// reflex_core
module reflex_core (
    input wire clk,                   
    input wire rst_n,                 
    input wire signed [15:0] z_pos,   
    input wire signed [15:0] z_vel,   
    input wire signed [15:0] kp_gain,
    input wire signed [15:0] kd_gain,
    input wire signed [15:0] vel_threshold,  
    output reg signed [15:0] u_out,   
    output reg guardian_active        
);
Size: about 2,900 cells after synthesis, roughly 81 flip-flops, ~99 I/O pins, about 26,000 um^2 of cells after synthesis.
Settings: LEC_CHECK=0, ABC_AREA=0, CAP_MARGIN=20, CORE_ASPECT_RATIO=0.5, CORE_MARGIN=10, CORE_UTILIZATION=68, CTS_CLUSTER_DIAMETER=233, CTS_CLUSTER_SIZE=98, HOLD_SLACK_MARGIN=-0.08, MAX_ROUTING_LAYER=met4, MIN_ROUTING_LAYER=met1, PLACE_DENSITY_LB_ADDON=0.3, SETUP_SLACK_MARGIN=-0.39, SLEW_MARGIN=20; clock period 7.92 ns.
run.sh (not shown) runs the stock make flow with config.mk's settings and CLKGATE_MAP_FILE=.
The first run reached the layout checks and failed them: setup timing.
==> next run, changes <==
CORE_ASPECT_RATIO = 0.92   (was 0.5)
CORE_MARGIN = 2   (was 10)
CORE_UTILIZATION = 72   (was 68)
CTS_CLUSTER_SIZE = 81   (was 98)
HOLD_SLACK_MARGIN = -0.09   (was -0.08)
PLACE_DENSITY = 0.37   (was not set)
PLACE_DENSITY_LB_ADDON = not set   (was 0.3)
clock period = 6.26 ns   (was 7.92 ns; I/O delays follow)
The new run completed and failed the layout checks on setup timing.
Clock skew is about the same.
Worst setup slack got worse by 0.43 ns.
Global-route usage came out higher by 9.6 points.
Synthesized cell count does not change.
Via count came out higher by 6.6%.
Non-clock buffer count climbs by 88.
Utilization came out higher by 9.3 points.
==> next run, changes <==
ABC_AREA = not set   (was 0)
CORE_ASPECT_RATIO = not set   (was 0.92)
CORE_UTILIZATION = 40   (was 72)
CTS_CLUSTER_DIAMETER = not set   (was 233)
CTS_CLUSTER_SIZE = not set   (was 81)
HOLD_SLACK_MARGIN = not set   (was -0.09)
MAX_ROUTING_LAYER = not set   (was met4)
MIN_ROUTING_LAYER = not set   (was met1)
PLACE_DENSITY = not set   (was 0.37)
SETUP_SLACK_MARGIN = not set   (was -0.39)
clock period = 8.0 ns   (was 6.26 ns; I/O delays follow)
- Now the flow finished clean
- worst setup slack gains 0.73 ns
- hold slack loses 0.049 ns
- die size is higher by 78%
- clock skew barely changes
- count of clock-buffer cells in the layout is higher by 2
- synthesized cell count stays the same
- final area is lower by about 3%


Setup of v34:
reflex_core again, from the RTL that the note above started with.
clock: 5.22 ns
lec_check: 0
abc_area: 1
cap_margin: 20
cell_pad_in_sites_detail_placement: 1
core_aspect_ratio: 1.05
core_margin: 3
core_utilization: 40
cts_cluster_size: 25
gpl_routability_driven: 0
max_routing_layer: met4
setup_slack_margin: 0.97
slew_margin: 35
tns_end_percent: 100
global routing: v34 exited with error
For v19, these inputs were changed with respect to v34:
Settings: CELL_PAD_IN_SITES_DETAIL_PLACEMENT removed (was 1); SETUP_SLACK_MARGIN removed (was 0.97); MAX_ROUTING_LAYER removed (was met4); CTS_CLUSTER_SIZE removed (was 25); ABC_AREA removed (was 1); GPL_ROUTABILITY_DRIVEN removed (was 0); CORE_MARGIN changed from 3 to 2; TNS_END_PERCENT removed (was 100); SLEW_MARGIN changed from 35 to 20; CORE_ASPECT_RATIO removed (was 1.05); the clock period (ns, I/O delays scaled along) changed from 5.22 to 10.3.
Results
Compared with v34, in v19 area enclosed by the die boundary saw a decrease; placeable core region saw a decrease; width of the die lower; number of gates resized after CTS has decreased.
v34 | ERROR | global routing
The final layout from v19, which completed every stage, passed the timing, DRC and antenna checks at the end of the flow.
Changes observed in v19 relative to v34: count of buffers inserted at the top-level ports ~0 delta, post-synthesis cell count from yosys -21%, total cell area reported by yosys after synthesis -1600 sq um, instance tally after logic synthesis -771.
Setup changes, v19 to v52
Settings: CTS_CLUSTER_SIZE: unset -> 99; CORE_UTILIZATION: 40 -> 52; the clock period (ns, I/O delays scaled along): 10.3 -> 5.93.
==> comparison <==
- Layout checks on v52: not met. Flow itself completed; violations: setup timing.
- The global-route usage of v52 is higher than that of v19.
- Summary of v52 over v19: utilization moved up, worst hold margin picked up an extra 48 ps.
--- input diff v52..v40 ---
Settings: PLACE_DENSITY newly set to 0.41; TNS_END_PERCENT newly set to 5; CORE_UTILIZATION changed from 52 to 68; the clock period (ns, I/O delays scaled along) changed from 5.93 to 4.32.
Findings:
Completing all stages was not enough for v40: its layout failed the final checks because of setup timing. Delta (v40 minus v52): average vias per placed instance now larger, final period utilization now larger, final worst slack now smaller.


Starting RTL as in the previous note.
make LEC_CHECK=0 ABC_AREA=1 CAP_MARGIN=20 CORE_MARGIN=2 CORE_UTILIZATION=68 CTS_CLUSTER_SIZE=99 PLACE_DENSITY=0.41 SETUP_SLACK_MARGIN=1.01 SLEW_MARGIN=20 TNS_END_PERCENT=5 finish   # period 4.32 ns
The baseline never finished: it broke off in global routing (5_1_grt) (GRT-0232).
Next try:
ABC_AREA = not set   (was 1)
CORE_UTILIZATION = 72   (was 68)
CTS_CLUSTER_SIZE = not set   (was 99)
PLACE_DENSITY = not set   (was 0.41)
SETUP_SLACK_MARGIN = 1.85   (was 1.01)
TNS_END_PERCENT = not set   (was 5)
clock period = 6.32 ns   (was 4.32 ns; I/O delays follow)
=>
- The new run died in global routing (5_1_grt) (GRT-0232)
- area after synthesis goes down by a few percent
- synthesized cell count fell by about a fifth
- die size drops by roughly a tenth
Next try:
CTS_CLUSTER_SIZE = 14   (was not set)
PLACE_DENSITY_LB_ADDON = 0.24   (was not set)
SETUP_SLACK_MARGIN = not set   (was 1.85)
After rerunning:
- This time the run reached the layout checks and failed them: negative setup slack
- die size does not change
- synthesized cell count is unchanged
- area after synthesis does not change
Next try:
CORE_UTILIZATION = 52   (was 72)
CTS_CLUSTER_SIZE = not set   (was 14)
PLACE_DENSITY_LB_ADDON = not set   (was 0.24)
clock period = 6.72 ns   (was 6.32 ns; I/O delays follow)
The changed run finished but fails on negative setup slack.
Area after synthesis is unchanged.
Routed wire length decreases by 35%.
Cell count increases by 5.0%.
Cell area decreases by 0.62%.
Sequential cell count is unchanged.
First-iteration DRC count decreases by 70%.
Via count decreases by 19%.
Setup slack gains 1300 ps.
Global-route usage decreases by 19 points.
